**run.sh**
```bash
#!/bin/bash
# the make line also repeats each setting of config.mk as NAME=value (left out here)
make -C /OpenROAD-flow-scripts/flow DESIGN_CONFIG=/design/flow/config.mk WORK_HOME=/design/flow/orfs CLKGATE_MAP_FILE= finish
```
**config.mk**
```make
export PLATFORM = sky130hd
export DESIGN_NAME = FIFO
export DESIGN_NICKNAME = FIFO
export VERILOG_FILES = /design/flow/design.v
export SDC_FILE = /design/flow/constraint.sdc
export NUM_CORES = 4
export LEC_CHECK = 0
export ABC_AREA = 1
export CAP_MARGIN = 20
export CORE_MARGIN = 2
export CORE_UTILIZATION = 69
export SLEW_MARGIN = 20
```
**constraint.sdc**
```tcl
create_clock -name core_clock -period 2.37 [get_ports {clk}]
set_input_delay 0.4740 -clock core_clock [delete_from_list [all_inputs] [get_ports {clk}]]
set_output_delay 0.4740 -clock core_clock [all_outputs]
set_load 0.01 [all_outputs]
```
**design.v**
```verilog
`timescale 1ns / 1ps
module FIFO(clk, rst, wr_en, rd_en, buf_in, buf_out, buf_empty, buf_full, fifo_counter);
input clk, rst, wr_en, rd_en;
input [7:0] buf_in;
output [7:0] buf_out;
output buf_empty, buf_full;
output [6:0] fifo_counter;
reg [7:0] buf_out;
reg buf_empty, buf_full;
reg [6:0] fifo_counter;
reg [5:0] rd_ptr, wr_ptr;
reg [7:0] buf_mem[63:0];
always@ (fifo_counter) begin
    buf_empty = (fifo_counter == 0);  
    buf_full = (fifo_counter == 64);  
end
always @(posedge clk or posedge rst) begin
    if( rst )  
        fifo_counter <= 0;
    else if((!buf_full && wr_en) && (!buf_empty && rd_en))  
        fifo_counter <= fifo_counter;
    else if (!buf_full && wr_en)  
        fifo_counter <= fifo_counter + 1;
    else if (!buf_empty && rd_en)  
        fifo_counter <= fifo_counter - 1;
    else  
        fifo_counter <= fifo_counter;
end
always @(posedge clk or posedge rst) begin
    if (rst)  
        buf_out <= 0;
    else begin
        if (rd_en && !buf_empty)
            buf_out <= buf_mem[rd_ptr];
        else  
            buf_out <= buf_out;
    end
end
always @(posedge clk) begin
    if (!buf_full && wr_en)
        buf_mem[wr_ptr] <= buf_in;
    else
        buf_mem[wr_ptr] <= buf_mem[wr_ptr];
end
always @(posedge clk or posedge rst) begin
    if(rst) begin
        wr_ptr <= 0;
        rd_ptr <= 0;
    end
    else begin
        if (!buf_full && wr_en)  
            wr_ptr <= wr_ptr + 1;
        else  
            wr_ptr <= wr_ptr;
        if (!buf_empty && rd_en)  
            rd_ptr <= rd_ptr + 1;
        else  
            rd_ptr <= rd_ptr;               
    end
end
endmodule
```
==> summary.txt, run 1 <==
Main metrics from the flow reports.

The number of antenna repair diodes came out at 0. The number of vias per cell after detailed routing is 5.844. By area, the combinational part of the netlist is dominated by simple AND/OR/NAND/NOR gates. Entering global routing, the biggest net connects around 120 pins. The row count came out at 66. The worst setup path is launched from a flip-flop. Counting every instance in the synthesized netlist gives 2134. Per the OpenROAD floorplan log, the area of the die is 34780 um2. Per STA, the worst path is made up of nor2_2 > nand3_2 > buf_4 > nor3_2 > dlygate4sd2_1. The critical path endpoint has a required time of 1.90 ns. Looking at the critical path, the highest net fanout was 2. Of all power groups, the one with the highest power is sequential cells. The tally of buffers added on design ports is 28.

The worst reg-to-reg path cell count is 12. The critical path class is flip-flop to output pin. The number of sinks on the clock net came out at 539. The first global-routing pass estimated 88200 um of wire. The final weighted congestion recorded by global placement is 0.9240. From synthesis to final layout, the design area changed by 14.31%. The total negative setup slack came out at 0 ns. For hold timing, the worst endpoint is buf_mem[18][5]. The clock edge transition at the registers on the reported setup and hold paths came out at 0.06 ns. The number of cells on the worst hold path came out at 1. Per the Yosys statistics, synthesis produced 2134 cells. The cell depth of the worst setup path is 5. The reported combinational group power is 11.2 mW.

The net count of the finished layout came out at 2270. The half-perimeter wire length after detailed placement is 35360 um. The yosys stat chip area came out at 22980 um2. The area fraction of the largest cell type after synthesis is 0.6690. The global-route usage over all layers came out at 0.3374. The total clock buffers created by CTS is ~52. The initial antenna violation count is 0.

After synthesis, the cell types taking the most area are sky130_fd_sc_hd__edfxtp_1 67%, sky130_fd_sc_hd__nand2_1 12%, sky130_fd_sc_hd__nand3_1 6.2%. The register share after synthesis came out at 0.6984. Clock latency on the worst-skew pair, taken at its later pin, is 0.57 ns. The power attributed to the clock group is 8.39 mW. The simple-gate share of the synthesized area is 0.2128. The I/O pin total is 29.

Counting flops and latches in the post-synthesis netlist gives 539. According to the floorplan report, the die width is 186.5 um. In the final report, the number of hold violations comes to 0. TritonCTS built the clock tree. The compound-cell area share of the yosys netlist is 0.02074. Per the synthesis report, the XOR/XNOR share of the synthesized area is 0.004955. The violation tally recorded at the end of detailed-routing iteration 0 is 2089. The main flop type is sky130_fd_sc_hd__edfxtp_1. The number of vias after detailed routing came out at 15984. The type of the worst min-delay path is input pin to flip-flop.

The worst setup path is captured at an output pin. The number of buffers and inverters on the critical path is 2. The number of different library cells in the post-synthesis netlist came out at 30.

The leakage component of the power is between 10 and 15 nW. The maximum operating frequency is 0.4397 GHz. The slew at the pin closest to its max-slew limit came out at around 0.84 ns. The proportion of power drawn by flip-flops and latches came out at 0.366. The number of maximum-capacitance violations is 0. Per the OpenROAD power report, switching power amounts to 11.47 mW. The core occupancy in the finished layout came out at 0.8033. Recorded from the global router log, the overflow total was 0.

The number of global-route vias before repair is 15373. The report lists the power per cell area as 1174 nW/um2. CTS built an H-tree with a depth of 2. The area fraction in mux cells is 0. By count the netlist is led by 745 x sky130_fd_sc_hd__nand2_1, 512 x sky130_fd_sc_hd__edfxtp_1, 285 x sky130_fd_sc_hd__nand3_1, 181 x sky130_fd_sc_hd__inv_1, 148 x sky130_fd_sc_hd__nor2_1.

The setup violation total in the final timing report came out at 0. The number of flops mapped to enable cells by yosys is 512. Per STA, the worst path accumulates the most delay in the family buffers and inverters. The switching share of power is 0.3719.

The number of warning messages in the logs is 31. The final tally of max-slew violations came out at 0. The wire length per cell came out at 21.27 um. For reference, the critical path is launched at fifo_counter[0]. The most frequent cell after synthesis is sky130_fd_sc_hd__nand2_1. The startpoint identified for the worst register-to-register timing path is rd_ptr[0]. The core utilization at floorplan is 0.7027. The number of buffers inserted by hold repair at cts came out at 0. The internal power component is 19.38 mW. The post-layout period usage of the worst path is 0.9596. The highest supply drop recorded on VDD is between 0.9 and 1 mV.

In this run the standard cell core region covers around 33000 um2. The worst hold path startpoint is buf_in[5]. The endpoint identified for the worst register-to-register timing path is buf_out[5]. The power attributed to sequential cells came out at 11.3 mW.

The remaining design rule violation count is 0. The pre-antenna-repair detailed-routing pass consisted of 6 iterations. The slowest stage of the critical path is the sky130_fd_sc_hd__dfrtp_1 cell.

The tightest hold path in the finished design has a slack of 0.3665 ns. The worst setup path endpoint is buf_empty. The final setup skew is 0.02317 ns. Averaged over all synthesized cells, the footprint is approximately 11 um2. The share of total power dissipated in the clock network is 0.272.

The worst stage delay on the critical path came out at 0.39 ns. The clock period minus final worst setup slack came out at 2.274 ns. Checking max transition, the worst relative margin is 0.4396. The cell type that accounts for the most area after synthesis is sky130_fd_sc_hd__edfxtp_1. The total routed wirelength came out at 58170 um. In this run, the synthesized area fraction spent on adder and majority cells is recorded as 0.005227. The flow ran to the end and the layout has no timing, DRC or antenna violations. Of the total power, combinational logic draws 0.362. The minimum setup slack among reg-to-reg paths came out at approximately 0.15 ns.

The total number of yosys warnings came out at 1. The post-synthesis async set-or-reset flop share came out at 0.05009. The tree is rooted in a sky130_fd_sc_hd__clkbuf_16. The netlist area before placement came out at 22980 um2. The number of buffers between clock root and the deepest sink is 3. Counting every net in the synthesized netlist gives 2155. The detail route stage leaves a number of antenna-violating nets equal to 0. According to the timing report, the arrival time at the worst endpoint equals 1.80 ns. The chip height is 186.5 um.
-- area by class of cell --
class / count / area, um2
Sequential cell: 539 / 16060
Fill cell: 1940 / 6432
Multi-Input combinational cell: 1300 / 5629
Timing Repair Buffer: 167 / 1556
Clock buffer: 73 / 1471
Inverter: 189 / 720.7
Tap cell: 442 / 553.0
Clock inverter: 25 / 280.3
-- per-stage QoR --
stage          total power [mW]  worst slack [ns]  std cells  instance area [um2]
2_1_floorplan             18.44           0.06378       2134                22980
3_3_place_gp              22.02           -0.1263       2632                24450
3_5_place_dp              22.21           -0.1455       2632                24450
4_1_cts                   30.57           0.04505       2732                26230
5_1_grt                   32.24        -0.0004583       2735                26270
6_report                  30.85           0.09572       2735                26270
-- timing repair --
action                     CTS  global route
gates resized                5             8
setup endpoints to repair    3             4
pin swaps                    2             4
setup buffers                2             3
-- routing by layer --
| metal | up-vias | global-route usage | part of all wire |
|---|---|---|---|
| li1 | 7340 | - | - |
| met5 | - | 0 | 0 |
| met4 | 0 | 0.1221 | 0.036 |
| met1 | 7502 | 0.4863 | 0.39 |
| met2 | 988 | 0.5287 | 0.46 |
| met3 | 154 | 0.05887 | 0.11 |
==> run 2, diff against run 1 <==
Settings changed: CAP_MARGIN 20 to 0, CELL_PAD_IN_SITES_GLOBAL_PLACEMENT set to 0, CORE_ASPECT_RATIO set to 1.69, CORE_UTILIZATION 69 to 51, CTS_CLUSTER_DIAMETER set to 148, GPL_ROUTABILITY_DRIVEN set to 0, GPL_TIMING_DRIVEN set to 0, HOLD_SLACK_MARGIN set to 0.3, MAX_ROUTING_LAYER set to met4, PLACE_DENSITY_LB_ADDON set to 0.17, SETUP_SLACK_MARGIN set to 0.52, SLEW_MARGIN 20 to 35, TNS_END_PERCENT set to 70.
Clock period 2.37 ns to 5.41 ns, I/O delays scaled along.
==> run 2 against run 1 <==
- critical endpoint is now buf_mem[9][3]
- critical path depth rose by 2
- synthesized cell count unchanged
- cell area fell by 1.9%
- flip-flop count stayed put
- sequential share of layout area grew 1.1 points
- largest power group is now combinational cells
- worst setup slack better by 1.8 ns
- highest routed layer unchanged
- critical path type is now input pin to flip-flop
- count of clock-buffer cells in the layout down 8
- power decreased by 55%
- global-route usage shrank 3.4 points
==> summary.txt, run 2 <==
Main metrics from the flow reports.

The register share after synthesis is 0.6984 (unchanged). Per the synthesis report, the dominant area consumer among library cells is sky130_fd_sc_hd__edfxtp_1. The remaining design rule violation count came out at 0 (unchanged).

Looking at the reg2reg group, the worst path starts from fifo_counter[0]. The post-synthesis async set-or-reset flop share is 0.05009 (unchanged). Routed signal wires occupy layers up through met4. The initial antenna violation count came to 0 (unchanged).

The worst hold path startpoint is buf_out[0]. The I/O pin total is 29 (unchanged). The power per unit of standard cell area is 539.1 nW/um2 (-54%). The clock edge transition at the registers on the reported setup and hold paths is 0.06 ns (about the same). The number of vias after detailed routing is 16190 (+1.3%). The core utilization at floorplan came out at 0.5137 (-0.1890). The compound-cell area share of the yosys netlist came out at 0.02074 (unchanged).

The switching power of the nets came out at 5.578 mW (-51%). The critical register-to-register path endpoint is buf_mem[9][3]. The internal power component came to 8.321 mW (-57%). The count of buffers added by post-CTS timing repair for setup was 0 (-2). The maximum vdd drop came out at 0.2543 mV (-73%). The pin count of the biggest net entering global routing came out at 48 (-59%). The total design power is 13.90 mW (-55%). The worst path in the final design needs a cycle of 3.521 ns, including I/O delays and setup. STA classifies the critical path startpoint as an input pin. The minimum setup slack among reg-to-reg paths came out at 2.16 ns (+2.01 ns). The detailed-routed wire length on met2 came to 33310 um (+23%). In the synthesized netlist, the dominant kind of combinational cell is simple AND/OR/NAND/NOR gates. The wire length of the first global-routing pass came out at 99510 um (+13%). The yosys stat chip area is 22980 um2 (unchanged). The register bit total from synthesis came out at 539 (unchanged).

The routed wire length on met3 came out at 5462 um (-17%). The per-instance average area after synthesis was 10.77 um2 (unchanged). The horizontal die dimension is 167.3 um (-10%). The total negative setup slack was 0 ns (unchanged). The half-perimeter wire length after detailed placement came out at 47530 um (+34%). Setup repair after global routing left no endpoint under its margin. The part of the power in the clock network came out at 0.258 (-0.014). For reference, the critical path cell chain is clkdlybuf4s50_1 > inv_1 > nor2_4 > inv_2 > nor2_2 > nand3_1 > nor2_1. The wire length per cell came out at 24.23 um (+14%). The worst reg-to-reg path cell count came to 8 (-4). The TritonCTS clock tree is done.

The yosys stat cell total is 2134 (unchanged). The run finished with no timing, DRC or antenna violations. The length of the first detailed-routing pass in iterations was 17 (+11).

The remaining antenna violation count came out at 0 (unchanged). The maximum operating frequency is 0.2840 GHz. The endpoint of the worst hold path is reported as buf_out[0].

The post-layout period usage of the worst path is 0.6508 (-0.3088). The netlist area before placement came out at 22980 um2 (unchanged). The net count of the finished layout came out at 2241 (-1.3%).

The leakage component of the power is 10.17 nW (-3.8%). For reference, the critical path is launched at wr_en. Looking at the cell usage after synthesis, the top flip-flop cell is sky130_fd_sc_hd__edfxtp_1. The chip height was 280.0 um (+50%). The slew at the pin closest to its max-slew limit is 0.9169 ns (+0.07720 ns). The total number of yosys warnings is 1 (unchanged).

The number of buffers between clock root and the deepest sink is 3 (unchanged). The wire length on met1 was 24920 um (+11%). The switching share of power came to 0.4013 (+0.02946). The final setup skew is 0.02526 ns (+0.002092 ns). The tally of buffers added on design ports is 28 (unchanged).

The maximum fanout along the worst path is 12 (+10). The number of hold-slack violations in the final timing report is 0 (unchanged). The slowest stage of the critical path belongs to the cell sky130_fd_sc_hd__nor2_1.

The synthesized-area fraction occupied by xor and xnor cells came out at 0.004955 (unchanged). The starting DRC count in detailed routing came out at 1951 (-6.6%). The setup violation total in the final timing report is 0 (unchanged). The buffer type at the clock tree root is sky130_fd_sc_hd__clkbuf_16. The number of vias per cell after detailed routing is 5.731 (-1.9%). The area fraction in mux cells is 0 (unchanged). The number of maximum-capacitance violations was 0 (unchanged). The power attributed to sequential cells is 4.92 mW (-56%). The residual overflow from global routing came out at 0 (unchanged).

The top cell type's share of synthesized area is 0.6690 (unchanged). The row count came out at 101 (+53%). The worst stage delay on the critical path came out at 0.90 ns (+0.51 ns). The simple-gate share of the synthesized area is 0.2128 (unchanged). The most frequent cell after synthesis is sky130_fd_sc_hd__nand2_1. For reference, the top cells by area after synthesis are sky130_fd_sc_hd__edfxtp_1 67%, sky130_fd_sc_hd__nand2_1 12%, sky130_fd_sc_hd__nand3_1 6.2%.

The power share of the combinational group is 0.388 (+0.026). The capture point of the critical path was reported as buf_mem[9][3]. The type of the worst min-delay path is flip-flop to flip-flop. The insertion delay at the late pin of the worst-skew pair came out at 0.58 ns (about the same).

The global-route usage over all layers came out at 0.3032 (-0.03419). The kind of cell adding the most delay to the critical path is simple AND/OR/NAND/NOR gates. The count of cells resized by post-cts repair is 0 (-5).

The instance tally after logic synthesis came out at 2134 (unchanged). The worst slew margin relative to its limit came out at 0.3887 (-0.05085). The number of buffers inserted by hold repair at cts is 0 (unchanged).

The final tally of max-slew violations came out at 0 (unchanged). The chip area is 46830 um2 (+35%). The commonest cells after synthesis are 745 x sky130_fd_sc_hd__nand2_1, 512 x sky130_fd_sc_hd__edfxtp_1, 285 x sky130_fd_sc_hd__nand3_1, 181 x sky130_fd_sc_hd__inv_1, 148 x sky130_fd_sc_hd__nor2_1. Looking at the group totals, the largest power group turns out to be combinational cells. The number of cells on the worst hold path came out at 2 (+1).

The fraction of the mapped netlist area in adder cells came out at 0.005227 (unchanged). The total clock buffers created by CTS came out at 48 (-7.7%). The area of the core was 44740 um2 (+37%). The number of buffers and inverters on the critical path is 3 (+1). The number of warning messages in the logs came out at 27 (-13%).

The post-synthesis net count is 2155 (unchanged). The number of sinks on the clock net is 539 (unchanged). The number of different library cells in the post-synthesis netlist came to 30 (unchanged). The worst setup path is captured at a flip-flop. The depth of the CTS H-tree was 2 (unchanged).

The critical path is of the input pin to flip-flop type. The required time reported for the critical path endpoint is 5.61 ns (+3.71 ns). The power attributed to the clock group came out at 3.58 mW (-57%). The number of global-route vias before repair was 15418 (+0.29%). The proportion of power drawn by flip-flops and latches came out at 0.354 (-0.012). The total routed wirelength is 68440 um (+18%). The data arrival at the endpoint of the critical path is 3.72 ns (+1.92 ns). The reported combinational group power is 5.40 mW (-52%). The cell depth of the worst setup path is 7 (+2). The number of flops mapped to enable cells by yosys came out at 512 (unchanged). Per the run report, area growth between synthesis and finish was 12.18%.
## run 2: through the flow
| stage | cells | hold WS [ns] | area [um2] | worst slack (ns) | utilization |
|---|---|---|---|---|---|
| 2_1_floorplan | 2134 | 0.5155 | 22980 | 2.861 | - |
| 3_3_place_gp | 2728 | 0.4647 | 23970 | 1.051 | 0.5358 |
| 3_5_place_dp | 2736 | 0.4692 | 24130 | 1.386 | 0.5394 |
| 4_1_cts | 2824 | 0.4848 | 25770 | 1.966 | 0.5762 |
| 5_1_grt | 2824 | 0.5070 | 25780 | 1.877 | 0.5762 |
| 6_report | 2825 | 0.4804 | 25780 | 1.889 | 0.5763 |
## run 2: cell type report
class	count	area, um2
timing repair buffer	36	427.9
buffer	106	620.6
antenna	1	2.502
inverter	189	709.4
multi-input combinational	1300	5618
tap	566	708.2
clock buffer	65	1399
fill	3705	18960
clock inverter	23	244.0
sequential	539	16050
## run 2: per-layer routing
metal	global-route usage	up-vias
met4	0.1753	0
met1	0.3661	7863
met2	0.4968	859
li1	-	7287
met5	-	-
met3	0.03560	181
==> run 3, diff against run 2 <==
Settings changed: ABC_AREA 1 to unset, CAP_MARGIN 0 to 20, CELL_PAD_IN_SITES_GLOBAL_PLACEMENT 0 to 1, CORE_ASPECT_RATIO 1.69 to 0.98, CORE_UTILIZATION 51 to 32, CTS_CLUSTER_DIAMETER 148 to 349, GPL_ROUTABILITY_DRIVEN 0 to unset, GPL_TIMING_DRIVEN 0 to 1, HOLD_SLACK_MARGIN 0.3 to unset, SLEW_MARGIN 35 to 25, TNS_END_PERCENT 70 to 60.
Clock period 5.41 ns to 3.06 ns, I/O delays scaled along.
==> run 3 against run 2 <==
- first-iteration DRC count down 63%
- still clean
- register-to-register slack worse by 1.9 ns
- area after synthesis down 7.0%
- clock power up 100%
- critical path type is now flip-flop to flip-flop
- highest routed layer unchanged
==> summary.txt, run 3 <==
Main metrics from the flow reports.

The switching share of power is 0.3082 (-0.09314). The worst stage delay on the critical path came out at 0.58 ns (-0.32 ns). The simple-gate share of the synthesized area is 0.03331 (-0.1795). The number of sinks on the clock net is 539 (unchanged).

The tally of buffers added on design ports came out at 28 (unchanged). The clock edge transition at the registers on the reported setup and hold paths came out at 0.06 ns (about the same). The setup violation total in the final timing report came to 0 (unchanged). The row count came to 93 (-7.9%). The number of vias per cell after detailed routing is 4.977 (-13%). The area fraction in mux cells is 0.1451 (+0.1451).

The buffer type at the clock tree root is sky130_fd_sc_hd__clkbuf_16. The number of maximum-capacitance violations came to 0 (unchanged). The remaining design rule violation count came out at 0 (unchanged). The number of flops mapped to enable cells by yosys came out at 512 (unchanged). The leakage component of the power was 8.760 nW (-14%). Ranked by total cell area, the synthesized netlist is headed by sky130_fd_sc_hd__edfxtp_1 72%, sky130_fd_sc_hd__mux4_2 8.7%, sky130_fd_sc_hd__mux2i_1 4.1%. The worst setup slack before clock tree synthesis is 0.1900 ns (-1.196 ns). The top power consumer group is sequential cells. The top cell type's share of synthesized area is 0.7193 (+0.05029). The power attributed to sequential cells is 9.01 mW (+83%).

The TritonCTS clock tree is done. The number of vias after detailed routing is 10965 (-32%). RePlAce ended its routability-driven mode at a weighted congestion of 0.7723. The reported combinational group power is 7.02 mW (+30%). The netlist area before placement came out at 21370 um2 (-7.0%). The wire length on met1 came out at 24610 um (-1.2%). The switching power of the nets came to 7.191 mW (+29%). Setup repair after global routing could not meet its margin everywhere.

The post-synthesis async set-or-reset flop share was 0.05009 (unchanged). The number of different library cells in the post-synthesis netlist came to 55 (+83%). The post-route standard cell area excluding fillers is 26260 um2 (+1.8%).

The length of the first detailed-routing pass in iterations is 6 (-11). The wire length per cell is 24.94 um (+2.9%). The worst setup path is of the flip-flop to flip-flop kind. The worst slew margin relative to its limit was 0.4299 (+0.04111).

The power attributed to the clock group is 7.30 mW (+100%). STA classifies the critical path startpoint as a flip-flop. The maximum operating frequency came out at around 0.36 GHz. The most used flip-flop cell after synthesis is sky130_fd_sc_hd__edfxtp_1. The remaining antenna violation count is 0 (unchanged). The number of hold-slack violations in the final timing report is 0 (unchanged). The cell depth of the worst setup path came out at 10 (+3). The total negative setup slack came to 0 ns (unchanged). The total number of yosys warnings is 1 (unchanged). The insertion delay at the late pin of the worst-skew pair is 0.62 ns (+0.04 ns). The number of standard cells in the layout, taps in and fillers out was 2203 (-22%). The compound-cell area share of the yosys netlist came out at 0.04232 (+0.02158). The run finished with no timing, DRC or antenna violations. The part of the power in the clock network is 0.313 (+0.055). The depth of the CTS H-tree is 2 (unchanged). The net count of the finished layout is 1318 (-41%). The total clock buffers created by CTS came to 58 (+21%). The core utilization at floorplan came out at 0.3245 (-0.1892).

Sorting the Yosys area breakdown by cell type puts at the top sky130_fd_sc_hd__edfxtp_1. For the worst reg-to-reg path, the startpoint reported by OpenROAD is fifo_counter[1]. The residual overflow from global routing was 0 (unchanged). The total design power was 23.33 mW (+68%). The post-synthesis net count was 1132 (-47%). The instance tally after logic synthesis came out at 1111 (-48%).

The final tally of max-slew violations is 0 (unchanged). STA classifies the critical path endpoint as a flip-flop. The worst slack on hold paths came to 0.2421 ns (-0.2383 ns). The slew at the pin closest to its max-slew limit is 0.8552 ns (-0.06166 ns). For reference, the top logic cell family by area is multiplexers. The number of buffers and inverters on the critical path was 2 (-1). The pin count of the biggest net entering global routing was 65 (+35%). The routed wire length on met3 is 2068 um (-62%).

The yosys stat chip area is 21370 um2 (-7.0%). The fraction of the mapped netlist area in adder cells is 0.005620 (+0.0003929). The number of global-route vias before repair is 11445 (-26%). The yosys stat cell total is 1111 (-48%).

The I/O pin total is 29 (unchanged). The number of cells on the worst hold path is 1 (-1). The timing report shows that the slowest cell on the worst path is sky130_fd_sc_hd__or4_4.

By instance count, the leading cell after synthesis is sky130_fd_sc_hd__edfxtp_1. The core occupancy in the finished layout came out at 0.3986 (-0.1776). Per the hold report, the tightest min-delay path originates at buf_in[5]. The maximum fanout along the worst path was 5 (-7). The post-layout period usage of the worst path is 0.9041 (+0.2533). The chip area is 68880 um2 (+47%). The maximum vdd drop was 0.4459 mV (+75%). The power share of the combinational group came to 0.301 (-0.087). The critical path goes through or4_4 > buf_6 > o41a_1 > clkinv_4 > ha_4 > a21o_1 > a21oi_2 > o21bai_1 > a2111o_1 > o221a_1.

The minimum setup slack among reg-to-reg paths was 0.29 ns (-1.87 ns). The area of the core came out at 65860 um2 (+47%). The register share after synthesis is 0.7509 (+0.05250). The power per unit of standard cell area came out at 888.8 nW/um2 (+65%).

The top metal layer carrying routed signals is met4. The initial antenna violation count came out at 1 (+1). The internal power component is 16.14 mW (+94%). The number of buffers between clock root and the deepest sink came out at 3 (unchanged). The half-perimeter wire length after detailed placement is 33960 um (-29%).

The post-placement cell area is 23560 um2 (-2.4%). In the synthesized netlist, the cells that appear most often are 512 x sky130_fd_sc_hd__edfxtp_1, 87 x sky130_fd_sc_hd__mux2i_1, 84 x sky130_fd_sc_hd__nor2_1, 83 x sky130_fd_sc_hd__mux4_2, 37 x sky130_fd_sc_hd__nand2_1. The worst reg-to-reg path cell count is 10 (+2). In this run the critical register-to-register path is captured at fifo_counter[5]. The worst-case setup margin in the final layout came out at 0.2935 ns (-1.596 ns). The wire length of the first global-routing pass is 79860 um (-20%). The required time reported for the critical path endpoint came out at 3.56 ns (-2.05 ns).

STA reports the tightest min-delay check as being of type input pin to flip-flop. The horizontal die dimension came out at 265.1 um (+58%). The data arrival at the endpoint of the critical path came out at 3.27 ns (-0.45 ns). The detailed-routed wire length on met2 is 27110 um (-19%).

The layout overhead on the synthesized area came out at 22.84%. The chip height was 259.9 um (-7.2%). Grouping stages by cell kind, the critical path spends the most delay in AND-OR/OR-AND gates. The clock period minus final worst setup slack came out at 2.767 ns.

For reference, the critical path is captured by fifo_counter[5]. The global-route usage over all layers is 0.1654 (-0.1379). The register bit total from synthesis is 539 (unchanged). The synthesized-area fraction occupied by xor and xnor cells is 0.007259 (+0.002304).

The per-instance average area after synthesis is 19.24 um2 (+79%). The starting DRC count in detailed routing came to 718 (-63%). The terminating pin of the worst hold path is buf_mem[10][5]. The final setup skew is 0.02806 ns (+0.002797 ns). The number of warning messages in the logs is 30 (+11%). In this run the worst setup path begins at fifo_counter[1]. The total routed wirelength came out at 54940 um (-20%). The proportion of power drawn by flip-flops and latches came out at 0.386 (+0.032). The number of placed instances, taps included is 2060 (-25%).
-- run 3: what timing repair did --
item | CTS | global route
pin swaps | 15 | 14
endpoints found under the setup margin | 254 | 322
gates resized | 47 | 71
cloned | 1 | 0
hold buffers | 0 | 0
buffers inserted | 18 | 13
-- run 3: routing by layer --
layer	track usage	up-vias
li1	-	4906
met1	0.2186	5790
met2	0.2697	195
met3	0.02225	74
met4	0.04426	0
met5	-	-
-- run 3: cell type report --
| class | count | area [um2] |
|---|---|---|
| clock inverter | 32 | 431.7 |
| inverter | 11 | 46.29 |
| multi-input combinational | 501 | 5268 |
| fill | 5945 | 39610 |
| timing repair buffer | 186 | 1813 |
| clock buffer | 76 | 1559 |
| tap | 855 | 1070 |
| sequential | 539 | 16060 |
| antenna | 3 | 7.507 |
==> run 4, diff against run 3 <==
Settings changed: ABC_AREA set to 1, CELL_PAD_IN_SITES_GLOBAL_PLACEMENT 1 to 0, CORE_UTILIZATION 32 to 72, CTS_CLUSTER_SIZE set to 14, PLACE_DENSITY_LB_ADDON 0.17 to 0.08, SETUP_SLACK_MARGIN 0.52 to -0.21.
Clock period 3.06 ns to 2.07 ns, I/O delays scaled along.
==> run 4 against run 3 <==
- the layout now fails its checks (setup timing)
- cell area is 0.95% lower
- critical path depth rose by 5
- die size is 52% lower
- clock skew decreased by 0.0013 ns
- combinational power rose by 88%
- largest cell class unchanged
- largest power group is now combinational cells
==> summary.txt, run 4 <==
Main metrics from the flow reports.

The flow ran to the end, but the layout failed its checks. In this run the layout check failures are setup timing. The maximum fanout along the worst path is 8 (+3). The post-synthesis net count came out at 2155 (+90%). The number of antenna repair diodes was 0 (-3). The maximum vdd drop is 1.113 mV (+150%).

The weighted congestion at the end of routability-driven global placement came out at 0.9951 (+29%). The TritonCTS clock tree is done. The row count is 64 (-31%). The power per unit of standard cell area came to 1302 nW/um2 (+47%).

The half-perimeter wire length after detailed placement came out at 34010 um (+0.16%). The chip height is 180.9 um (-30%). The internal power component came out at 21.01 mW (+30%).

The proportion of power drawn by flip-flops and latches came out at 0.382 (-0.004). Setup repair after global routing could not meet its margin everywhere. The pin count of the biggest net entering global routing is 96 (+48%). The layout overhead on the synthesized area is 13.16%. The required time reported for the critical path endpoint is 2.57 ns (-0.99 ns). The residual overflow from global routing is 0 (unchanged). The maximum operating frequency came to 0.4434 GHz (+23%). The part of the power in the clock network came out at 0.228 (-0.085).

The number of vias after detailed routing came out at 16366 (+49%). The netlist area before placement came out at 22980 um2 (+7.5%). The number of hold-slack violations in the final timing report came out at 0 (unchanged). The power attributed to the clock group came out at 7.73 mW (+5.9%). The length of the first detailed-routing pass in iterations is 8 (+2). The clock period minus final worst setup slack came out at 2.256 ns (-0.5110 ns). The number of maximum-capacitance violations came to 0 (unchanged). The number of flops mapped to enable cells by yosys is 512 (unchanged). By area the synthesized netlist is led by sky130_fd_sc_hd__edfxtp_1 67%, sky130_fd_sc_hd__nand2_1 12%, sky130_fd_sc_hd__nand3_1 6.2%. The power share of the combinational group is 0.390 (+0.089). The yosys stat cell total came out at 2134 (+92%).

The total design power came out at 33.87 mW (+45%). Traced cell by cell, the critical path runs through nor2_2 > nand3_2 > nor3_4 > nor2_4 > clkinv_4 > ha_4 > buf_4 > nand3_1 > nand2_1 > nand2_2 > nand2_2 > a21oi_2 > xnor2_1 > nand2_1 > nand2_1. The wire length per cell is 21.47 um (-14%). The remaining antenna violation count is 0 (unchanged). The slew at the pin closest to its max-slew limit is 0.6123 ns (-0.2429 ns).

Among all flip-flop cells after synthesis, the most frequent one is sky130_fd_sc_hd__edfxtp_1. The fraction of the mapped netlist area in adder cells was 0.005227 (-0.0003929). The final tally of max-slew violations was 0 (unchanged). The kind of start point of the critical path is a flip-flop. The area fraction in mux cells was 0 (-0.1451). The horizontal die dimension came to 184.5 um (-30%). The worst slack on hold paths was 0.2362 ns (-0.005880 ns).

The leakage component of the power is 10.43 nW (+19%). In this run the critical register-to-register path is captured at fifo_counter[5]. The cell depth of the worst setup path is 15 (+5).

The top cell type's share of synthesized area is 0.6690 (-0.05029). The worst setup path is captured at a flip-flop. The type of the worst min-delay path is input pin to asynchronous set/reset pin. The reported combinational group power came to 13.2 mW (+88%). The number of global-route vias before repair came to 16101 (+41%).

For reference, the most critical setup path is categorized as flip-flop to flip-flop. The remaining design rule violation count is 0 (unchanged). The clock edge transition at the registers on the reported setup and hold paths is 0.07 ns (about the same). The worst stage delay on the critical path came to 0.40 ns (-0.18 ns). The worst setup path endpoint is fifo_counter[5]. The data arrival at the endpoint of the critical path came out at 2.75 ns (-0.52 ns). The wire length of the first global-routing pass came to 88000 um (+10%).

The cell repeated most along the worst path is sky130_fd_sc_hd__nand2_1. The number of buffers and inverters on the critical path came out at 2 (unchanged). The minimum setup slack among reg-to-reg paths is -0.19 ns (-0.48 ns). The worst reg-to-reg path cell count is 15 (+5).

The register bit total from synthesis is 539 (unchanged). The number of sinks on the clock net was 539 (unchanged). The net count of the finished layout was 2285 (+73%). The compound-cell area share of the yosys netlist is 0.02074 (-0.02158).

After synthesis, the most frequently instantiated cells are 745 x sky130_fd_sc_hd__nand2_1, 512 x sky130_fd_sc_hd__edfxtp_1, 285 x sky130_fd_sc_hd__nand3_1, 181 x sky130_fd_sc_hd__inv_1, 148 x sky130_fd_sc_hd__nor2_1. The core utilization at floorplan is 0.7340 (+0.4094). The cell type that accounts for the most area after synthesis is sky130_fd_sc_hd__edfxtp_1. The register share after synthesis was 0.6984 (-0.05250). Per STA, the worst path accumulates the most delay in the family simple AND/OR/NAND/NOR gates. The simple-gate share of the synthesized area came out at 0.2128 (+0.1795).

The number of different library cells in the post-synthesis netlist is 30 (-45%). The tally of buffers added on design ports was 28 (unchanged). The insertion delay at the late pin of the worst-skew pair is 0.56 ns (-0.06 ns). The initial antenna violation count is 0 (-1). The yosys stat chip area came to 22980 um2 (+7.5%). The number of warning messages in the logs came out at 30 (unchanged). The global-route usage over all layers is 0.3664 (+0.2011). The launch point of the worst register-to-register path is recorded as fifo_counter[1]. The number of buffers between clock root and the deepest sink is 3 (unchanged). The area of the core came out at 31310 um2 (-52%). The depth of the CTS H-tree came to 2 (unchanged). The starting DRC count in detailed routing came to 2214 (+210%).

The total clock buffers created by CTS came out at 44 (-24%). The per-instance average area after synthesis is 10.77 um2 (-44%). The setup violation total in the final timing report is 371 (+371). The switching power of the nets came out at 12.86 mW (+79%). In the post-synthesis netlist, the cell with the most instances is sky130_fd_sc_hd__nand2_1. The synthesis run identifies the leading combinational cell family as simple AND/OR/NAND/NOR gates. The I/O pin total was 29 (unchanged). The number of vias per cell after detailed routing is 5.997 (+20%). The power attributed to sequential cells came out at 12.9 mW (+43%). The slowest library cell on the worst path is sky130_fd_sc_hd__dfrtp_1. The total routed wirelength came out at 58590 um (+6.6%).

The instance tally after logic synthesis came out at 2134 (+92%). The group that draws the most power in this run is combinational cells. The worst-case setup margin in the final layout was -0.1855 ns (-0.4790 ns). The root buffer cell chosen for the clock tree is sky130_fd_sc_hd__clkbuf_16. The post-layout period usage of the worst path came out at 1.090 (+0.1855).

The post-synthesis async set-or-reset flop share is 0.05009 (unchanged). The final setup skew is 0.02681 ns (-0.001254 ns). According to the timing report, the critical path is launched from fifo_counter[1].

The number of buffers inserted by hold repair at cts is 0 (unchanged). The total number of yosys warnings is 1 (unchanged). The chip area came to 33360 um2 (-52%). The worst slew margin relative to its limit came out at 0.5893 (+0.1594). The synthesized-area fraction occupied by xor and xnor cells is 0.004955 (-0.002304). The switching share of power came out at 0.3797 (+0.07155).
run 4: what timing repair did:
action                     CTS  global route
cloned                       0             0
gates resized               10            13
pin swaps                    1             9
setup buffers                2             5
setup endpoints to repair    3           237
run 4: area by class of cell:
class                           count  area [um2]
Inverter                          189       720.7
Clock buffer                       79        1254
Fill cell                        1658        5305
Clock inverter                      3       26.28
Tap cell                          429       536.8
Multi-Input combinational cell   1300        5673
Timing Repair Buffer              190        1737
Sequential cell                   539       16060
run 4: per-stage QoR:
step | area (um2) | setup WS (ns) | instances | util | TNS (ns)
global route | 26000 | -0.3115 | 2729 | 0.8306 | -61.52
global placement | 24620 | -0.3098 | 2642 | 0.7864 | -76.40
detailed placement | 24620 | -0.3563 | 2642 | 0.7864 | -93.85
finish | 26000 | -0.1855 | 2729 | 0.8306 | -17.45
floorplan | 22990 | -0.1979 | 2134 | - | -8.634
CTS | 25930 | -0.2500 | 2726 | 0.8283 | -30.46
run 4: routing by layer:
metal	global-route usage	vias to the layer above	wire length, um
met5	-	-	0
met2	0.5744	1123	27860
met4	0.1395	0	2257
met1	0.4877	7692	21560
met3	0.06309	189	6910
li1	-	7362	-
==> run 5, diff against run 4 <==
Settings changed: ABC_AREA 1 to unset, CAP_MARGIN 20 to 30, CELL_PAD_IN_SITES_GLOBAL_PLACEMENT 0 to 1, CORE_ASPECT_RATIO 0.98 to unset, CORE_UTILIZATION 72 to 40, CTS_CLUSTER_DIAMETER 349 to unset, CTS_CLUSTER_SIZE 14 to unset, GPL_TIMING_DRIVEN 1 to unset, MAX_ROUTING_LAYER met4 to unset, PLACE_DENSITY_LB_ADDON 0.08 to unset, SETUP_SLACK_MARGIN -0.21 to unset, SLEW_MARGIN 25 to 20, TNS_END_PERCENT 60 to unset.
Clock period 2.07 ns to 5.0 ns, I/O delays scaled along.
==> run 5 against run 4 <==
- now clean on timing, DRC and antenna
- sequential power is 56% lower
- clock skew is 0.0025 ns lower
- die size increased by 66%
- cell area shrank 7.0%
- synthesized cell count decreased by 48%
- register-to-register slack better by 1.9 ns
- critical endpoint is now buf_full
- largest cell class unchanged
==> summary.txt, run 5 <==
Main metrics from the flow reports.

The count of cells resized by post-cts repair came out at 0 (-10). The part of the power in the clock network is 0.310 (+0.082). The power attributed to the clock group came out at 4.07 mW (-47%). The fraction of the mapped netlist area in adder cells is 0.005620 (+0.0003929). The wire length per cell is 26.58 um (+24%). The register bit total from synthesis is 539 (unchanged). The tally of buffers added on design ports is 28 (unchanged). The total routed wirelength came out at 50290 um (-14%). The total clock buffers created by CTS came to 55 (+25%).

The number of antenna repair diodes is 0 (unchanged). The switching share of power came to 0.3056 (-0.07418). The count of buffers added by post-CTS timing repair for setup is 0 (-2).

The slowest library cell on the worst path is sky130_fd_sc_hd__clkdlybuf4s50_1. The data arrival at the endpoint of the critical path is 2.74 ns (about the same). The biggest area contributor in the post-synthesis netlist is sky130_fd_sc_hd__edfxtp_1.

The length of the first detailed-routing pass in iterations is 5 (-3). The power share of the combinational group came out at 0.262 (-0.128). The yosys stat cell total came to 1111 (-48%). The endpoint of the worst hold path is reported as wr_ptr[2]. The remaining antenna violation count is 0 (unchanged).

For reference, the top logic cell family by area is multiplexers. The largest share of the power goes to sequential cells. STA lists the startpoint of the worst register-to-register path as fifo_counter[5]. The worst reg-to-reg path cell count came out at 9 (-6). The initial antenna violation count came out at 0 (unchanged).

In the synthesized netlist, the cells that appear most often are 512 x sky130_fd_sc_hd__edfxtp_1, 87 x sky130_fd_sc_hd__mux2i_1, 84 x sky130_fd_sc_hd__nor2_1, 83 x sky130_fd_sc_hd__mux4_2, 37 x sky130_fd_sc_hd__nand2_1. The clock edge transition at the registers on the reported setup and hold paths came out at 0.06 ns (about the same). The post-route standard cell area excluding fillers is 24190 um2 (-7.0%). The synthesized-area fraction occupied by xor and xnor cells came to 0.007259 (+0.002304). The slew at the pin closest to its max-slew limit came to 0.8874 ns (+0.2751 ns).

The yosys stat chip area came out at 21370 um2 (-7.0%). The netlist area before placement is 21370 um2 (-7.0%). The internal power component came out at 9.129 mW (-57%). The number of vias after detailed routing came out at 10425 (-36%).

The horizontal die dimension is 235.2 um (+27%). The weighted congestion at the end of routability-driven global placement came out at 0.7822 (-21%). The main area contributors are sky130_fd_sc_hd__edfxtp_1 72%, sky130_fd_sc_hd__mux4_2 8.7%, sky130_fd_sc_hd__mux2i_1 4.1%. Static timing analysis puts the maximum clock frequency at ~0.27 GHz. The depth of the CTS H-tree came out at 2 (unchanged).

The worst setup path endpoint is buf_full. The total number of yosys warnings came out at 1 (unchanged). The core utilization at floorplan came out at 0.4059 (-0.3280). The number of warning messages in the logs came to 27 (-10%). The worst stage delay on the critical path was 0.64 ns (+0.24 ns).

The number of hold-slack violations in the final timing report is 0 (unchanged). The total negative setup slack is 0 ns (+17.45 ns). The chip area is 55300 um2 (+66%). The compound-cell area share of the yosys netlist came out at 0.04232 (+0.02158). The number of global-route vias before repair is 10861 (-33%). The pin count of the biggest net entering global routing came to 65 (-32%).

STA classifies the critical path startpoint as a flip-flop. The layout overhead on the synthesized area is 13.17% (about the same). The starting DRC count in detailed routing came to 738 (-67%). The leakage component of the power came out at 7.812 nW (-25%). The required time reported for the critical path endpoint came out at 4.00 ns (+1.43 ns).

The chip height is 235.2 um (+30%). The register share after synthesis came out at 0.7509 (+0.05250). The top cell type's share of synthesized area is 0.7193 (+0.05029). The worst setup slack before clock tree synthesis came out at 1.200 ns (+1.557 ns). The worst hold path startpoint is wr_ptr[2].

The final setup skew is 0.02435 ns (-0.002455 ns). The main flop type is sky130_fd_sc_hd__edfxtp_1. The worst-case setup margin in the final layout was 1.257 ns (+1.443 ns).

The final tally of max-slew violations came out at 0 (unchanged). The proportion of power drawn by flip-flops and latches came out at 0.428 (+0.046). The maximum fanout along the worst path was 5 (-3).

The row count came out at 84 (+31%). The post-layout period usage of the worst path was 0.7485 (-0.3411). The number of buffers and inverters on the critical path came out at 1 (-1).

The maximum vdd drop is 0.2851 mV (-74%). STA classifies the critical path endpoint as an output pin. STA lists the endpoint of the worst register-to-register path as fifo_counter[5]. The worst setup path startpoint is fifo_counter[5]. The residual overflow from global routing came out at 0 (unchanged).

The worst slew margin relative to its limit is 0.4084 (-0.1809). The number of different library cells in the post-synthesis netlist was 55 (+83%). Yosys instantiated no cell more often than sky130_fd_sc_hd__edfxtp_1. The post-synthesis net count came out at 1132 (-47%). The number of sinks on the clock net is 539 (unchanged).

The remaining design rule violation count came out at 0 (unchanged). Along the worst hold path, the cell count comes to 1. The power per unit of standard cell area came out at 543.5 nW/um2 (-58%).

The number of placed instances, taps included was 1789 (-32%). The number of vias per cell after detailed routing is 5.510 (-8.1%). The simple-gate share of the synthesized area is 0.03331 (-0.1795).

The critical path in this run is classified as flip-flop to output pin. The switching power of the nets came to 4.017 mW (-69%). TritonCTS built the clock tree. The post-synthesis async set-or-reset flop share is 0.05009 (unchanged). STA reports the tightest min-delay check as being of type flip-flop to flip-flop.

The per-instance average area after synthesis is 19.24 um2 (+79%). Listed in order, past its start point the critical path passes or4_4 > nor4_1 > clkdlybuf4s50_1. The net count of the finished layout is 1179 (-48%). The instance tally after logic synthesis came to 1111 (-48%). The number of standard cells in the layout, taps in and fillers out is 1892 (-31%). The insertion delay at the late pin of the worst-skew pair came out at 0.61 ns (+0.05 ns). The cell depth of the worst setup path is 3 (-12).

The flow ran to the end and the layout has no timing, DRC or antenna violations. The number of filler instances in the final layout was 4481 (+170%). Looking at the clock tree report, the root buffer type is sky130_fd_sc_hd__clkbuf_16. The half-perimeter wire length after detailed placement is 30390 um (-11%). Setup repair after global routing left no endpoint under its margin. The number of buffers between clock root and the deepest sink was 3 (unchanged). The reported combinational group power was 3.45 mW (-74%). The post-placement cell area is 22410 um2 (-9.0%). The number of buffers inserted by hold repair at cts came out at 0 (unchanged). The area of the core is 52660 um2 (+68%). The wire length of the first global-routing pass is 74790 um (-15%).

The global-route usage over all layers came to 0.1843 (-0.1821). The number of maximum-capacitance violations is 0 (unchanged). The setup violation total in the final timing report came to 0 (-100%).

The minimum setup slack among reg-to-reg paths came to 1.70 ns (+1.89 ns). The area fraction in mux cells came out at 0.1451 (+0.1451). The number of flops mapped to enable cells by yosys came out at 512 (unchanged). The I/O pin total came out at 29 (unchanged). The clock period minus final worst setup slack came out at 3.743 ns. In this design, the largest share of critical-path delay is due to simple AND/OR/NAND/NOR gates. The power attributed to sequential cells came out at 5.63 mW (-56%).
[run 5: cell type report]
type,count,area (um2),area share
Clock buffer,72,1460,0.06036
Clock inverter,31,324.1,0.01340
Inverter,11,41.29,0.001707
Multi-Input combinational cell,501,4992,0.2064
Sequential cell,539,16060,0.6639
Tap cell,688,860.8,0.03559
Timing Repair Buffer,50,450.4,0.01862
[run 5: stage by stage]
stage / utilization / total power [mW] / hold slack, ns
3_5_place_dp: 0.4255 / 9.233 / 0.5292
3_3_place_gp: 0.4250 / 9.199 / 0.5216
6_report: 0.4594 / 13.15 / 0.5373
5_1_grt: 0.4594 / 13.70 / 0.5837
4_1_cts: 0.4594 / 13.31 / 0.5399
2_1_floorplan: - / 7.965 / 0.4796
[run 5: metal layers]
metal,global-route usage,up-vias,part of all wire
li1,-,4620,-
met1,0.2576,5448,0.45
met2,0.2963,276,0.48
met3,0.02791,81,0.045
met4,0.06444,0,0.029
met5,0,-,0
==> run 6, diff against run 5 <==
Settings changed: CAP_MARGIN 30 to 35, CELL_PAD_IN_SITES_DETAIL_PLACEMENT set to 2, CELL_PAD_IN_SITES_GLOBAL_PLACEMENT 1 to 3, CORE_UTILIZATION 40 to 63, CTS_CLUSTER_SIZE set to 61, GPL_ROUTABILITY_DRIVEN set to 0.
Clock period 5.0 ns to 2.33 ns, I/O delays scaled along.
==> run 6 against run 5 <==
- die size fell by 36%
- the run now fails in detailed placement (3_5_place_dp)
- synthesized cell count did not move
- area after synthesis did not move
==> summary.txt, run 6 <==
Quick summary of the implementation run below.

The simple-gate share of the synthesized area is 0.03331 (unchanged). The netlist area before placement is 21370 um2 (unchanged). The area fraction in mux cells was 0.1451 (unchanged). The compound-cell area share of the yosys netlist came out at 0.04232 (unchanged).

The number of different library cells in the post-synthesis netlist came out at 55 (unchanged). The yosys stat chip area is 21370 um2 (unchanged). Yosys reports that the most numerous cell types are 512 x sky130_fd_sc_hd__edfxtp_1, 87 x sky130_fd_sc_hd__mux2i_1, 84 x sky130_fd_sc_hd__nor2_1, 83 x sky130_fd_sc_hd__mux4_2, 37 x sky130_fd_sc_hd__nand2_1. The per-instance average area after synthesis is 19.24 um2 (unchanged). The tool reported: "[ERROR DPL-0033] detailed placement checks failed during check placement". The top cell type's share of synthesized area was 0.7193 (unchanged). The yosys stat cell total came out at 1111 (unchanged). The horizontal die dimension came to 188.2 um (-20%). The total number of yosys warnings is 1 (unchanged). The chip area came out at 35420 um2 (-36%).

The chip height was 188.2 um (-20%). The fraction of the mapped netlist area in adder cells came out at 0.005620 (unchanged). The row count came out at 67 (-20%). The register share after synthesis is 0.7509 (unchanged). The flow did not finish. The post-synthesis net count came to 1132 (unchanged).

The core utilization at floorplan was 0.6390 (+0.2331). Ranked by total cell area, the synthesized netlist is headed by sky130_fd_sc_hd__edfxtp_1 72%, sky130_fd_sc_hd__mux4_2 8.7%, sky130_fd_sc_hd__mux2i_1 4.1%. The I/O pin total came out at 29 (unchanged). The number of flops mapped to enable cells by yosys came to 512 (unchanged). The post-synthesis async set-or-reset flop share is 0.05009 (unchanged). The stage where the flow stopped is detailed placement (3_5_place_dp). The tally of buffers added on design ports is 28 (unchanged). The synthesized-area fraction occupied by xor and xnor cells is 0.007259 (unchanged). Summed over all instances, the cell type with the most area after synthesis is sky130_fd_sc_hd__edfxtp_1. The instance tally after logic synthesis came out at 1111 (unchanged).

The main flop type is sky130_fd_sc_hd__edfxtp_1. The register bit total from synthesis is 539 (unchanged). The area of the core is 33450 um2 (-36%). The main kind of combinational logic by area is multiplexers. Yosys instantiated no cell more often than sky130_fd_sc_hd__edfxtp_1.
-- run 6: metrics by stage --
stage,setup slack (ns),setup TNS [ns],total power [mW],area (um2),cells
after floorplan,-0.4550,-7.763,17.12,21400,1111
after global placement,-0.3801,-74.80,20.59,23290,1678
==> run 7, diff against run 6 <==
Settings changed: ABC_AREA set to 1, CAP_MARGIN 35 to 0, CELL_PAD_IN_SITES_GLOBAL_PLACEMENT 3 to 0, CORE_ASPECT_RATIO set to 1.69, CORE_MARGIN 2 to 4, CORE_UTILIZATION 63 to 51, CTS_CLUSTER_DIAMETER set to 148, CTS_CLUSTER_SIZE 61 to unset, GPL_TIMING_DRIVEN set to 0, HOLD_SLACK_MARGIN set to 0.3, MAX_ROUTING_LAYER set to met4, PLACE_DENSITY_LB_ADDON set to 0.25, SETUP_SLACK_MARGIN set to 0.52, SLEW_MARGIN 20 to 25, TNS_END_PERCENT set to 45.
Clock period 2.33 ns to 2.72 ns, I/O delays scaled along.
==> run 7 against run 6 <==
- the run fails in clock tree synthesis (4_1_cts)
- area after synthesis is 7.5% higher
- synthesized cell count grew 92%
- die size increased by 37%
==> summary.txt, run 7 <==
Quick summary of the implementation run below.

The flow did not finish. The flow halted during clock tree synthesis (4_1_cts). The first error in the log reads "[ERROR DPL-0033] detailed placement checks failed during check placement". The horizontal die dimension is 171.3 um (-9.0%).

The per-instance average area after synthesis came to 10.77 um2 (-44%). The yosys stat chip area came out at 22980 um2 (+7.5%). The half-perimeter wire length after detailed placement came out at 71380 um. Yosys reports that the most numerous cell types are 745 x sky130_fd_sc_hd__nand2_1, 512 x sky130_fd_sc_hd__edfxtp_1, 285 x sky130_fd_sc_hd__nand3_1, 181 x sky130_fd_sc_hd__inv_1, 148 x sky130_fd_sc_hd__nor2_1. The tally of buffers added on design ports came to 28 (unchanged).

The worst setup slack before clock tree synthesis came out at -1.207 ns. The post-synthesis async set-or-reset flop share is 0.05009 (unchanged). The fraction of the mapped netlist area in adder cells is 0.005227 (-0.0003929). The instance tally after logic synthesis is 2134 (+92%). The register share after synthesis is 0.6984 (-0.05250). The netlist area before placement came to 22980 um2 (+7.5%).

The biggest area contributor in the post-synthesis netlist is sky130_fd_sc_hd__edfxtp_1. The number of different library cells in the post-synthesis netlist came out at 30 (-45%). The number of flops mapped to enable cells by yosys is 512 (unchanged). The compound-cell area share of the yosys netlist is 0.02074 (-0.02158). In the post-synthesis netlist, the cell with the most instances is sky130_fd_sc_hd__nand2_1. The total number of yosys warnings came out at 1 (unchanged). The chip height came out at 284.0 um (+51%). The row count came out at 100 (+49%).

The yosys stat cell total is 2134 (+92%). The I/O pin total came to 29 (unchanged). The register bit total from synthesis came out at 539 (unchanged). The post-synthesis net count came to 2155 (+90%).

The simple-gate share of the synthesized area was 0.2128 (+0.1795). The chip area is 48640 um2 (+37%). The main flop type is sky130_fd_sc_hd__edfxtp_1. After synthesis, the largest family of logic cells by area is simple AND/OR/NAND/NOR gates.

The area fraction in mux cells came to 0 (-0.1451). The core utilization at floorplan was 0.5188 (-0.1202). The synthesized-area fraction occupied by xor and xnor cells is 0.004955 (-0.002304). For reference, the top cells by area after synthesis are sky130_fd_sc_hd__edfxtp_1 67%, sky130_fd_sc_hd__nand2_1 12%, sky130_fd_sc_hd__nand3_1 6.2%. The top cell type's share of synthesized area is 0.6690 (-0.05029). The area of the core came to 44290 um2 (+32%).
run 7: metrics by stage:
| step | cells | TNS (ns) | cell area [um2] | hold slack [ns] |
|---|---|---|---|---|
| after detailed placement | 2729 | -363.46 | 24140 | 0.5034 |
| after global placement | 2723 | -645.44 | 23990 | 0.4630 |
| after floorplan | 2134 | 0 | 23010 | 0.5155 |
==> run 8, diff against run 7 <==
Settings changed: CAP_MARGIN 0 to 20, CELL_PAD_IN_SITES_DETAIL_PLACEMENT 2 to unset, CORE_ASPECT_RATIO 1.69 to 0.98, CORE_MARGIN 4 to 2, CORE_UTILIZATION 51 to 71, CTS_CLUSTER_DIAMETER 148 to 349, CTS_CLUSTER_SIZE set to 25, GPL_ROUTABILITY_DRIVEN 0 to unset, GPL_TIMING_DRIVEN 0 to 1, HOLD_SLACK_MARGIN 0.3 to unset, PLACE_DENSITY_LB_ADDON 0.25 to unset, TNS_END_PERCENT 45 to 60.
Clock period 2.72 ns to 1.31 ns, I/O delays scaled along.
==> run 8 against run 7 <==
- the layout now fails its checks (setup timing)
- synthesized cell count unchanged
- area after synthesis is the same
- die size fell by 30%
==> summary.txt, run 8 <==
Main metrics from the flow reports.

According to the hold report, the worst path is of the input pin to asynchronous set/reset pin type. For reference, the top cells by count after synthesis are 745 x sky130_fd_sc_hd__nand2_1, 512 x sky130_fd_sc_hd__edfxtp_1, 285 x sky130_fd_sc_hd__nand3_1, 181 x sky130_fd_sc_hd__inv_1, 148 x sky130_fd_sc_hd__nor2_1. The number of flops mapped to enable cells by yosys came to 512 (unchanged).

The post-synthesis cell type with the largest combined area is sky130_fd_sc_hd__edfxtp_1. The horizontal die dimension came to 185.7 um (+8.4%). Per the detail_route report, the via count comes to ~18000.

The half-perimeter wire length after detailed placement came to 37400 um (-48%). The critical path class is flip-flop to flip-flop. The post-synthesis async set-or-reset flop share came out at 0.05009 (unchanged). According to the timing report, the arrival time at the worst endpoint equals just under 3 ns.

The row count came out at 65 (-35%). The minimum setup slack among reg-to-reg paths is -1.16 ns. Combinational power for this build is about 35 mW.

The power share of the combinational group came out at 0.543. The kind of cell adding the most delay to the critical path is simple AND/OR/NAND/NOR gates. The area fraction in mux cells came to 0 (unchanged). The number of vias per cell after detailed routing is 6.494. The fraction of the mapped netlist area in adder cells came to 0.005227 (unchanged). The remaining antenna violation count came out at 0. The worst setup slack before clock tree synthesis is -0.9480 ns (+0.2588 ns). The instance tally after logic synthesis is 2134 (unchanged). The power per unit of standard cell area came out at 2181 nW/um2. Per the final timing report, the hold violations number 0. The timing report shows that the slowest cell on the worst path is sky130_fd_sc_hd__dfrtp_2. The pin count of the biggest net entering global routing came out at approximately 65.

The post-placement cell area is 25460 um2 (+5.5%). In the power breakdown, the internal column shows between 30 and 40 mW. The post-route standard cell area excluding fillers came out at 29390 um2. Recorded from the global router log, the overflow total was 0.

The final timing summary puts the cycle share of the worst path at 1.886. The weighted congestion at the end of routability-driven global placement came out at around 0.93. The worst stage delay on the critical path is 0.43 ns. The number of buffers between clock root and the deepest sink came out at 3. Of the total power, the clock network draws 0.139. Per the run report, area growth between synthesis and finish was 27.88%. The maximum operating frequency is about 0.40 GHz. The final setup skew is 0.02581 ns. The root buffer cell chosen for the clock tree is sky130_fd_sc_hd__clkbuf_16. The total routed wirelength is between 70000 and 80000 um. The register share after synthesis is 0.6984 (unchanged). The checks that failed: setup timing.

The total number of yosys warnings was 1 (unchanged). The required time at the worst endpoint is listed as 1.77 ns. The leakage component of the power came out at roughly 12 nW.

In the final timing run, aggregate negative setup slack is -461.79 ns. The net count of the finished layout is roughly 2400. The TritonCTS clock tree is done. Per STA, the endpoint of the critical path is fifo_counter[6]. The script logs the mean routed wire length per placed instance as 25.72 um. Sorting the synthesized cells by area gives the leading types as sky130_fd_sc_hd__edfxtp_1 67%, sky130_fd_sc_hd__nand2_1 12%, sky130_fd_sc_hd__nand3_1 6.2%. The clock edge transition at the registers on the reported setup and hold paths is 0.11 ns. The main kind of combinational logic by area is simple AND/OR/NAND/NOR gates. Per the final report, max-transition violations number 0.

The yosys stat chip area is 22980 um2 (unchanged). The insertion delay at the late pin of the worst-skew pair is ~0.59 ns. The chip area was 33820 um2 (-30%).

The source of the worst register-to-register timing path is fifo_counter[0]. The chip height is 182.1 um (-36%). The share of total power dissipated in sequential elements is 0.318. The number of buffers and inverters on the critical path is 3. Across all stage logs, warnings added up to 32.

The number of antenna repair diodes is 0. The remaining design rule violation count is 0. The global-route usage over all layers is 0.3946. The worst setup path is launched from a flip-flop.

The switching power of the nets is 26.67 mW. The cell depth of the worst setup path is 16. The maximum fanout along the worst path came out at 5.

The register bit total from synthesis came out at 539 (unchanged). For this run the top cell type by instance count after synthesis was sky130_fd_sc_hd__nand2_1. The main flop type is sky130_fd_sc_hd__edfxtp_1.

The top cell type's share of synthesized area is 0.6690 (unchanged). The simple-gate share of the synthesized area came out at 0.2128 (unchanged). The first global-routing pass estimated 96080 um of wire.

Walking the worst path, the cells encountered are nor2_2 > nand3_2 > nor3_4 > nor2_4 > inv_4 > buf_12 > ha_4 > nand3_2 > nand3_2 > nand2_1 > nand2_1 > a21oi_2 > inv_1 > nand2_2 > nand2_2 > xor2_1. The depth of the CTS H-tree is 1. The I/O pin total came to 29 (unchanged). The yosys stat cell total is 2134 (unchanged).

The core utilization at floorplan is 0.7172 (+0.1983). The number of sinks on the clock net came out at 539. The area of the core came out at 32040 um2 (-28%).

The total clock buffers created by CTS came out at 25. Setup repair after global routing could not meet its margin everywhere. The number of global-route vias before repair is approximately 17000.

The worst reg-to-reg path cell count is 16. The clock period minus final worst setup slack came out at around 2.5 ns. The per-instance average area after synthesis came to 10.77 um2 (unchanged). The netlist area before placement is 22980 um2 (unchanged). The slew at the pin closest to its max-slew limit is 0.7128 ns. The worst slew margin relative to its limit came out at 0.5243. The tally of buffers added on design ports came out at 28 (unchanged).

The power attributed to the clock group is 8.92 mW. The post-synthesis net count is 2155 (unchanged). The compound-cell area share of the yosys netlist is 0.02074 (unchanged). The initial antenna violation count is 0.

The script computed the net switching share of total power as 0.4162. The core occupancy in the finished layout is 0.9171. The length of the first detailed-routing pass in iterations came out at 8. Tracing the worst setup path back leads to its startpoint at fifo_counter[0].

Detailed-route iteration 0 reported a violation count of 2904. The power attributed to sequential cells came out at 20.4 mW. In the power breakdown, the biggest contributor is combinational cells. The setup violation total in the final timing report is 556.

The number of different library cells in the post-synthesis netlist is 30 (unchanged). The worst VDD IR drop from the latest analysis is 2.379 mV. The critical register-to-register path endpoint is fifo_counter[6]. The worst-case setup margin in the final layout is -1.160 ns.

STA classifies the critical path endpoint as a flip-flop. The flow ran to the end, but the layout failed its checks. By instance count, the cell type seen most on the critical path is sky130_fd_sc_hd__nand3_2. The number of maximum-capacitance violations came out at 0. The synthesized-area fraction occupied by xor and xnor cells came to 0.004955 (unchanged).
[run 8: layer usage]
metal  GRT usage  share of wire  vias up
met5           -              0        -
met4      0.1729          0.067        0
met3     0.07603           0.14      393
met2      0.6242           0.47     1731
met1      0.5038           0.33     8665
li1            -              -     7590
[run 8: area by class of cell]
cell class | instances | area [um2]
flip-flops and latches | 539 | 16060
multi-input cells | 1300 | 7415
repair buffers | 320 | 3874
fillers | 1114 | 2656
inverters | 189 | 739.5
clock buffers | 44 | 696.9
well taps | 435 | 544.3
repair inverters | 1 | 30.03
clock inverters | 2 | 25.02
[run 8: through the flow]
stage	hold WS (ns)	cells	total power, mW
floorplan	0.3144	2134	33.63
global placement	0.4653	2711	42.54
detailed placement	0.4656	2711	43.00
CTS	0.02988	2802	57.23
global route	0.04369	2830	65.75
finish	0.02619	2830	64.08
[run 8: timing repair]
item / in CTS / in global routing
hold buffers: 2 / 0
pin swaps: 108 / 141
setup endpoints to repair: 556 / 556
hold endpoints to repair: 3 / 0
gates resized: 268 / 305
setup buffers: 26 / 23
gates cloned: 17 / 5
==> run 9, diff against run 8 <==
Settings changed: ABC_AREA 1 to unset, CELL_PAD_IN_SITES_GLOBAL_PLACEMENT 0 to unset, CORE_ASPECT_RATIO 0.98 to unset, CORE_UTILIZATION 71 to 57, CTS_CLUSTER_DIAMETER 349 to unset, CTS_CLUSTER_SIZE 25 to 54, GPL_TIMING_DRIVEN 1 to unset, MAX_ROUTING_LAYER met4 to unset, SETUP_SLACK_MARGIN 0.52 to unset, SLEW_MARGIN 25 to 20, TNS_END_PERCENT 60 to unset.
Clock period 1.31 ns to 4.1 ns, I/O delays scaled along.
==> run 9 against run 8 <==
- the run now finishes clean
- sequential power decreased by 66%
- via count decreased by 41%
- cell area decreased by 18%
- core utilization decreased by 26 points
- synthesized cell count decreased by 48%
- highest routed layer unchanged
==> summary.txt, run 9 <==
Main metrics from the flow reports.

The run finished with no timing, DRC or antenna violations. The number of flops mapped to enable cells by yosys is 512 (unchanged). The report lists the cells along the critical path as or4_4 > nor4_1 > clkdlybuf4s50_1. The total routed wirelength is 49190 um (-32%). The top cell type's share of synthesized area came to 0.7193 (+0.05029). The tally of buffers added on design ports was 28 (unchanged). The post-synthesis async set-or-reset flop share was 0.05009 (unchanged). The most frequent cell after synthesis is sky130_fd_sc_hd__edfxtp_1. The number of vias per cell after detailed routing was 6.290 (-3.1%).

The fraction of the mapped netlist area in adder cells was 0.005620 (+0.0003929). The final tally of max-slew violations is 0 (unchanged). The number of different library cells in the post-synthesis netlist came out at 55 (+83%). The power attributed to sequential cells came out at 6.86 mW (-66%). The worst setup path endpoint is buf_full.

The internal power component is 10.95 mW (-71%). The required time reported for the critical path endpoint is 3.28 ns (+1.51 ns). The netlist area before placement is 21370 um2 (-7.0%). The number of vias after detailed routing is 10800 (-41%). The wire length per cell came out at 28.65 um (+11%). The simple-gate share of the synthesized area is 0.03331 (-0.1795). The compound-cell area share of the yosys netlist came out at 0.04232 (+0.02158). The residual overflow from global routing is 0 (unchanged). The number of antenna repair diodes was 0 (unchanged).

The maximum vdd drop came to 0.4870 mV (-80%). The number of filler instances in the final layout was 2520 (+130%). The row count was 70 (+7.7%). The critical path class is flip-flop to output pin. The area growth from synthesis to layout is 12.94%. The insertion delay at the late pin of the worst-skew pair came out at 0.59 ns (about the same).

The worst slew margin relative to its limit came out at 0.3559 (-0.1684). The data arrival at the endpoint of the critical path is 2.92 ns (about the same). The number of buffers between clock root and the deepest sink is 3 (unchanged).

The synthesized-area fraction occupied by xor and xnor cells came to 0.007259 (+0.002304). The leakage component of the power is 7.998 nW (-31%). The kind of cell adding the most delay to the critical path is simple AND/OR/NAND/NOR gates. The post-route standard cell area excluding fillers was 24140 um2 (-18%). The most used flip-flop cell after synthesis is sky130_fd_sc_hd__edfxtp_1. The buffer type at the clock tree root is sky130_fd_sc_hd__clkbuf_16.

The half-perimeter wire length after detailed placement came out at 31050 um (-17%). The kind of start point of the critical path is a flip-flop. The launch point of the worst min-delay path is recorded as buf_out[2].

The register share after synthesis came out at 0.7509 (+0.05250). According to the timing report, the critical path is launched from fifo_counter[5]. The depth of the CTS H-tree is 2 (+1). The post-layout period usage of the worst path is 0.9115 (-0.9744). The number of global-route vias before repair is 10743 (-38%). The logic area came out at 4992 um2 (-33%).

The per-instance average area after synthesis came to 19.24 um2 (+79%). The final setup skew is 0.01444 ns (-0.01137 ns). The core occupancy in the finished layout came out at 0.6562 (-0.2609).

The net count of the finished layout is 1229 (-49%). The terminating pin of the worst hold path is buf_out[2]. The weighted congestion at the end of routability-driven global placement is 0.8222 (-11%).

The power per unit of standard cell area came out at 652.6 nW/um2 (-70%). The post-synthesis net count came to 1132 (-47%). The number of placed instances, taps included was 1621 (-40%). The total clock buffers created by CTS is 53 (+110%). Sorting the synthesized cells by how often they occur yields 512 x sky130_fd_sc_hd__edfxtp_1, 87 x sky130_fd_sc_hd__mux2i_1, 84 x sky130_fd_sc_hd__nor2_1, 83 x sky130_fd_sc_hd__mux4_2, 37 x sky130_fd_sc_hd__nand2_1. The slew at the pin closest to its max-slew limit was 0.9651 ns (+0.2523 ns). The initial antenna violation count came out at 1 (+1). The worst stage delay on the critical path came out at 0.68 ns (+0.25 ns).

The cell depth of the worst setup path is 3 (-13). The clock edge transition at the registers on the reported setup and hold paths came to 0.06 ns (-0.05 ns). The proportion of power drawn by flip-flops and latches came out at 0.436 (+0.118). The clock period minus final worst setup slack is 3.737 ns. The number of maximum-capacitance violations is 0 (unchanged). The slowest library cell on the worst path is sky130_fd_sc_hd__clkdlybuf4s50_1. The area fraction in mux cells was 0.1451 (+0.1451). The I/O pin total came out at 29 (unchanged).

The total number of yosys warnings came out at 1 (unchanged). The instance tally after logic synthesis was 1111 (-48%). The largest part of the power goes to sequential cells. The worst reg-to-reg path cell count is 9 (-7). The reported combinational group power is 4.27 mW (-88%). The part of the power in the clock network is 0.293 (+0.154). The starting DRC count in detailed routing came to 1032 (-64%). The register bit total from synthesis came out at 539 (unchanged). Per the timing report, the most critical flop-to-flop path originates at fifo_counter[5]. The number of standard cells in the layout, taps in and fillers out was 1717 (-39%). The length of the first detailed-routing pass in iterations came out at 5 (-3). The type of the worst min-delay path is flip-flop to flip-flop. The total negative setup slack came to 0 ns (+461.79 ns). TritonCTS built the clock tree. The number of buffers inserted by hold repair at cts is 0 (-2). The maximum fanout along the worst path came out at 5 (unchanged). The remaining antenna violation count came to 0 (unchanged).

The core utilization at floorplan came to 0.5811 (-0.1361). The pin count of the biggest net entering global routing came to 65 (unchanged). STA classifies the critical path endpoint as an output pin.

The global-route usage over all layers was 0.2629 (-0.1317). Setup repair after global routing left no endpoint under its margin. The wire length of the first global-routing pass is 72830 um (-24%). The setup violation total in the final timing report is 0 (-100%). The power attributed to the clock group came out at 4.62 mW (-48%). The post-placement cell area was 22510 um2 (-12%). By area the synthesized netlist is led by sky130_fd_sc_hd__edfxtp_1 72%, sky130_fd_sc_hd__mux4_2 8.7%, sky130_fd_sc_hd__mux2i_1 4.1%. The remaining design rule violation count came out at 0 (unchanged). The yosys stat chip area came to 21370 um2 (-7.0%). The switching share of power is 0.3048 (-0.1114).

The switching power of the nets came to 4.801 mW (-82%). Among the non-sequential cells, multiplexers take the most area. The count of cells resized by post-cts repair came out at 0 (-100%). The sequential standard cell area was 16060 um2 (about the same). Per the timing report, the most critical flop-to-flop path finishes at fifo_counter[5]. The post-synthesis cell type with the largest combined area is sky130_fd_sc_hd__edfxtp_1. The number of sinks on the clock net is 539 (unchanged). The count of buffers added by post-CTS timing repair for setup is 0 (-100%). The chip area is 39060 um2 (+15%). The number of cells on the worst hold path is 2. The horizontal die dimension is 197.6 um (+6.4%). The maximum operating frequency is 0.2676 GHz. The number of warning messages in the logs came out at 29 (-9.4%). The power share of the combinational group came to 0.271 (-0.272). The number of buffers and inverters on the critical path came out at 1 (-2).

The number of hold-slack violations in the final timing report came out at 0 (unchanged). The minimum setup slack among reg-to-reg paths was 1.02 ns (+2.18 ns). The yosys stat cell total is 1111 (-48%).

The area of the core is 36790 um2 (+15%). The chip height is 197.6 um (+8.5%).
-- run 9: routing by layer --
metal	GRT usage	vias to the layer above	routed length, um
met3	0.04251	76	3367
met5	0	-	0
met2	0.4062	426	23280
met4	0.08521	0	1371
li1	-	4702	-
met1	0.3896	5596	21180
-- run 9: through the flow --
| stage | hold WS (ns) | worst slack [ns] | power, mW |
|---|---|---|---|
| floorplan | 0.4796 | 1.139 | 9.713 |
| global placement | 0.5416 | 0.9662 | 11.24 |
| detailed placement | 0.5353 | 0.8914 | 11.26 |
| CTS | 0.5484 | 0.4163 | 15.85 |
| global route | 0.5609 | 0.3152 | 16.37 |
| finish | 0.5495 | 0.3629 | 15.75 |
-- run 9: final cells by class --
class	count	area share
timing repair buffer	102	0.03421
clock inverter	27	0.009433
inverter	11	0.001710
tap	468	0.02426
sequential	539	0.6653
multi-input combinational	501	0.2068
clock buffer	69	0.05826
Power is estimated from default activity; no workload was simulated.
